## wip/ember
Design division_float_32, start of the top module:
module division_float_32(clock, start, operand1, operand2, result, finish, illegal);
Settings: LEC_CHECK=0, ABC_AREA=0, CAP_MARGIN=20, CELL_PAD_IN_SITES_DETAIL_PLACEMENT=0, CORE_ASPECT_RATIO=0.89, CORE_MARGIN=3, CORE_UTILIZATION=67, CTS_CLUSTER_DIAMETER=359, CTS_CLUSTER_SIZE=24, MAX_ROUTING_LAYER=met5, SLEW_MARGIN=20, TNS_END_PERCENT=5; clock period 4.01 ns.
run.sh (not shown) runs the stock make flow with config.mk's settings and CLKGATE_MAP_FILE=.
Run status, wip/ember: aborted in global routing, error GRT-0232
Relative to wip/ember, the following input files were edited for wip/cedar:
- a deleted CTS_CLUSTER_DIAMETER that had been 359
- a change of CTS_CLUSTER_SIZE from 24 to 36
- a change of CORE_MARGIN from 3 to 2
- a change of CORE_UTILIZATION from 67 to 70
- a change of TNS_END_PERCENT from 5 to 50
Notes after the runs:
- Compare wip/ember and wip/cedar | worst slack after detailed placement higher: wip/ember
- From wip/ember to wip/cedar, average cell area after synthesis did not move at all.
- Comparing wip/ember and wip/cedar, standard cell area after detailed placement is higher on wip/cedar.
- Compared with wip/ember, wip/cedar shows HPWL after detailed placement higher by 8.8 mm.
- NOTE number of placement rows wip/ember->wip/cedar decreased slightly
- wip/cedar did not make it past clock tree synthesis, where a tool error ended it.
- Sort wip/ember and wip/cedar by last weighted congestion value of the routability-driven placer desc -> top: wip/cedar
- Reported for wip/ember and wip/cedar, cell area after synthesis turned out identical to the last digit.
- Row chip height: wip/cedar lower / wip/ember higher
Here is what was changed in the inputs of wip/amber compared with wip/cedar.
- clearing TNS_END_PERCENT, which used to be 50
- clearing CELL_PAD_IN_SITES_DETAIL_PLACEMENT, which used to be 0
- clearing MAX_ROUTING_LAYER, which used to be met5
- swapping 70 for 40 in CORE_UTILIZATION
- clearing CTS_CLUSTER_SIZE, which used to be 36
- clearing ABC_AREA, which used to be 0
- clearing CORE_ASPECT_RATIO, which used to be 0.89
- swapping 4.01 for 5.5 in the clock period (ns, I/O delays scaled along)
- [compare] base=wip/cedar new=wip/amber: post-synthesis average cell area was more or less identical, HPWL after detailed placement moved down.
- Of wip/amber and wip/cedar, the higher starting density of the core belongs to wip/cedar.
- Of wip/amber and wip/cedar, wip/amber shows the lower post-detailed-placement cell area, with wip/cedar above it.
- In the tables for wip/amber and wip/cedar, die size reads lower with wip/cedar.
- Of wip/amber and wip/cedar, just one finished clean: wip/amber.
- wip/amber vs wip/cedar, height of the die went up by 65 um.

========
## job 5572
Starting RTL as in the previous note.
==> flow/config.mk <==
export PLATFORM = sky130hd
export DESIGN_NAME = division_float_32
export DESIGN_NICKNAME = division_float_32
export VERILOG_FILES = /design/flow/design.v
export SDC_FILE = /design/flow/constraint.sdc
export NUM_CORES = 4
export LEC_CHECK = 0
export ABC_AREA = 0
export CAP_MARGIN = 20
export CELL_PAD_IN_SITES_DETAIL_PLACEMENT = 0
export CORE_ASPECT_RATIO = 0.89
export CORE_MARGIN = 2
export CORE_UTILIZATION = 70
export CTS_CLUSTER_SIZE = 24
export MAX_ROUTING_LAYER = met5
export SETUP_SLACK_MARGIN = 1.3
export SLEW_MARGIN = 20
export TNS_END_PERCENT = 50
==> flow/constraint.sdc <==
create_clock -name core_clock -period 5.14 [get_ports {clock}]
set_input_delay 1.0280 -clock core_clock [delete_from_list [all_inputs] [get_ports {clock}]]
set_output_delay 1.0280 -clock core_clock [all_outputs]
set_load 0.01 [all_outputs]
Job 5572 did not run to completion, as it errored out during global routing.
Edits applied to the flow inputs when going from job 5572 to job 7879:
Settings: a change of CORE_MARGIN from 2 to 3; a change of CORE_UTILIZATION from 70 to 67; a deleted SETUP_SLACK_MARGIN that had been 1.3.
- Comparing job 7879 against job 5572, there is no change at all in total cells reported by yosys after synthesis.
- The buffer count from post-CTS setup fixing in job 7879 was lower than what job 5572 gave.
- Job 7879 reached the end of the flow, and the finished layout is clean on the timing, design-rule and antenna checks.
- Note that the die area recorded for job 7879 amounts to 1.07 times the value seen in job 5572.
- Status: yosys synthesis chip area parity (job 7879, job 5572)
- Vertical die size ended up 3.4% higher on job 7879 than on job 5572.
Setup changes, job 7879 to job 9541
Settings: CTS_CLUSTER_SIZE removed (was 24); TNS_END_PERCENT removed (was 50); CELL_PAD_IN_SITES_DETAIL_PLACEMENT removed (was 0); CORE_UTILIZATION changed from 67 to 58; CORE_MARGIN changed from 3 to 2; SETUP_SLACK_MARGIN newly set to 1.13; MAX_ROUTING_LAYER removed (was met5); ABC_AREA removed (was 0); CORE_ASPECT_RATIO removed (was 0.89); the clock period (ns, I/O delays scaled along) changed from 5.14 to 4.07.
--- outcome ---
In the metrics for job 7879 and job 9541, the one carrying the lower logic area is job 7879. Higher post-placement setup slack goes to job 7879 over job 9541. Job 7879 and job 9541: one clean run, job 7879; the rest did not finish clean. The flow completed for job 9541, but it is not clean: the layout still shows setup timing. Job 9541 against job 7879: post-route clock period utilization moved up, post-route worst hold slack held.

========
The RTL this note starts from:
==> flow/design.v <==
`timescale 1ns / 1ps
module division_float_32(clock, start, operand1, operand2, result, finish, illegal);
	input clock;  
	input start;  
	input [31:0] operand1, operand2;  
	output reg [31:0] result;  
	output reg finish;  
	output illegal;  
	reg [7:0] exponent;
	reg [23:0] significand1, significand2;
	reg [95:0] temp_operand1, temp_operand2;  
	reg [95:0] sub_result;
	reg [5:0] step;  
	always @(posedge clock) begin  
		if(start) begin
			significand1 = {1'b1, operand1[22:0]};
			significand2 = {1'b1, operand2[22:0]};
			temp_operand1 = {significand1, 24'b0};  
			temp_operand2 = {significand2, 48'b0};  
			finish = 0;
			step = 0;
		end
		if(step == 48) begin  
			sub_result = temp_operand1;  
			exponent = 127 + operand1[30:23] - operand2[30:23];
			if(sub_result[72:48] * 2 > significand2) begin
				sub_result = sub_result + 1;
			end
			if(sub_result[24]) begin
				result[22:0] = sub_result[23:1];
			end else begin
				exponent = exponent - 1;
				result[22:0] = sub_result[22:0];
			end
			if((127 + operand1[30:23]) < operand2[30:23]) begin
				exponent = 0;
			end
			result[31] = operand1[31] ^ operand2[31];
			result[30:23] = exponent;
			if(operand1 == 0) result = 0;
			finish = 1;
		end else begin  
			temp_operand1 = temp_operand1 << 1;  
			if (temp_operand1 >= temp_operand2) temp_operand1 = temp_operand1 - temp_operand2 + 1;
			step = step + 1;  
		end
	end
	assign illegal = (operand2 == 0) ? 1 : 0;  
endmodule
clock: 4.85 ns
lec_check: 0
abc_area: 0
cap_margin: 20
cell_pad_in_sites_detail_placement: 0
core_aspect_ratio: 0.89
core_margin: 2
core_utilization: 70
max_routing_layer: met5
setup_slack_margin: 0.61
slew_margin: 20
tns_end_percent: 50
The starting point completed without violations.
==> next run, changes <==
--- a/flow/config.mk
+++ b/flow/config.mk
@@ -12,5 +12,6 @@
 export CORE_MARGIN = 2
-export CORE_UTILIZATION = 70
+export CORE_UTILIZATION = 72
+export CTS_CLUSTER_SIZE = 52
 export MAX_ROUTING_LAYER = met5
-export SETUP_SLACK_MARGIN = 0.61
+export PLACE_DENSITY = 0.65
 export SLEW_MARGIN = 20
==> flow/constraint.sdc (replaced) <==
create_clock -name core_clock -period 6.83 [get_ports {clock}]
set_input_delay 1.3660 -clock core_clock [delete_from_list [all_inputs] [get_ports {clock}]]
set_output_delay 1.3660 -clock core_clock [all_outputs]
set_load 0.01 [all_outputs]
Die area is lower by 2.7%.
Sequential power fell by 32%.
Setup slack gets better by 0.84 ns.
Power goes down by 43%.
Combinational power goes down by 49%.
Cell area drops by 15%.
Utilization went down by 11 points.
==> next run, changes <==
==> flow/config.mk (replaced) <==
export PLATFORM = sky130hd
export DESIGN_NAME = division_float_32
export DESIGN_NICKNAME = division_float_32
export VERILOG_FILES = /design/flow/design.v
export SDC_FILE = /design/flow/constraint.sdc
export NUM_CORES = 4
export LEC_CHECK = 0
export ABC_AREA = 0
export CAP_MARGIN = 15
export CELL_PAD_IN_SITES_DETAIL_PLACEMENT = 1
export CELL_PAD_IN_SITES_GLOBAL_PLACEMENT = 2
export CORE_ASPECT_RATIO = 0.73
export CORE_MARGIN = 5
export CORE_UTILIZATION = 17
export CTS_CLUSTER_SIZE = 25
export GPL_TIMING_DRIVEN = 0
export MAX_ROUTING_LAYER = met4
export PLACE_DENSITY_LB_ADDON = 0.08
export SLEW_MARGIN = 20
export TNS_END_PERCENT = 50
The new run completed with no timing, DRC or antenna violations.
Power rises by about a fifth.
Wire length rises by well over a third.
Core utilization falls by 60 points.
Synthesized cell count is unchanged.
==> next run, changes <==
==> flow/config.mk (replaced) <==
export PLATFORM = sky130hd
export DESIGN_NAME = division_float_32
export DESIGN_NICKNAME = division_float_32
export VERILOG_FILES = /design/flow/design.v
export SDC_FILE = /design/flow/constraint.sdc
export NUM_CORES = 4
export LEC_CHECK = 0
export CAP_MARGIN = 20
export CORE_MARGIN = 2
export CORE_UTILIZATION = 69
export CTS_CLUSTER_SIZE = 25
export SETUP_SLACK_MARGIN = 0.97
export SLEW_MARGIN = 20
==> flow/constraint.sdc (replaced) <==
create_clock -name core_clock -period 4.96 [get_ports {clock}]
set_input_delay 0.9920 -clock core_clock [delete_from_list [all_inputs] [get_ports {clock}]]
set_output_delay 0.9920 -clock core_clock [all_outputs]
set_load 0.01 [all_outputs]
=> The new run aborted during global routing, error GRT-0232; synthesized cell count does not change; synthesized area is unchanged; die area fell by 76%.

========
## oak
// division_float_32: RTL as listed in full above, without the edits since
clock: 4.07 ns
lec_check: 0
cap_margin: 20
core_margin: 2
core_utilization: 66
slew_margin: 20
oak did not finish; the tool stopped in global routing (5_1_grt) with error GRT-0232.
Here is what was changed in the inputs of pine compared with oak.
Settings: an added SETUP_SLACK_MARGIN of 1.48; an added ABC_AREA of 1; an added CTS_CLUSTER_DIAMETER of 202; a change of CORE_UTILIZATION from 66 to 40; a change of the clock period (ns, I/O delays scaled along) from 4.07 to 5.5.
pine: all stages complete, timing, DRC and antenna checks passed. pine vs oak — number of core rows climbed by more than a quarter. Initial standard-cell utilization of the core (higher): oak. Between oak and pine, the number of buffers created by CTS is lower for oak. | area after synthesis | pine vs oak | worse |. Summary of the comparison: number of instances in the synthesized netlist is higher in pine, relative to oak. | number of cells in Yosys stat | pine vs oak | 59% higher |. Re post-synthesis mux area share: oak was higher than pine. pine ends up with lower post-synthesis average cell area than oak does. On placed cell count: pine sits above oak. The net count of the mapped netlist in pine was higher than what oak gave.
What birch does differently from pine at the input level:
Settings: clearing CTS_CLUSTER_DIAMETER, which used to be 202; clearing ABC_AREA, which used to be 1; clearing SETUP_SLACK_MARGIN, which used to be 1.48; swapping 40 for 33 in CORE_UTILIZATION; swapping 5.5 for 5.05 in the clock period (ns, I/O delays scaled along).
==> results <==
- In the flow results for pine and birch, the proportion of synthesized area in mux cells is smaller on pine.
- pine ended up with sky130_fd_sc_hd__fa_2 as its slowest stage cell on the critical path; birch ended up with sky130_fd_sc_hd__a2111oi_0.
- The run showing the smaller met2 track demand over resource in global routing is birch.
- The worst hold-check slack was comparable across pine and birch.
- NOTE wire length pine->birch decreased by more than a quarter
- pine -> birch: total die area increased by a few percent
- Count of cells along the worst register-to-register path up 1 in birch wrt pine
- Average vias per placed instance grows slightly when moving from pine to birch.
- The run showing the smaller number of buffers outside the clock class in the layout is pine.
Input-level comparison between maple and birch:
Settings: CTS_CLUSTER_SIZE: unset -> 62; CORE_UTILIZATION: 33 -> 66; the clock period (ns, I/O delays scaled along): 5.05 -> 4.07.
### Flow results
The log for maple ends in global routing (5_1_grt) with error GRT-0232, so the run never completed.
maple against birch: number of placement rows decreased by 27 relative to the old numbers, die area decreased by 32000 sq um relative to the old numbers.
maple: placed cell count lower than birch
Summary of maple over birch: synthesized area divided by synthesized cell count shows no meaningful change, CTS buffer count shows a reduction of 6, initial core utilization shows an increase of 34 points, synthesized area shows no meaningful change, number of gates given a new drive strength after cts shows an increase of 37.
Power is estimated from default activity; no workload was simulated.
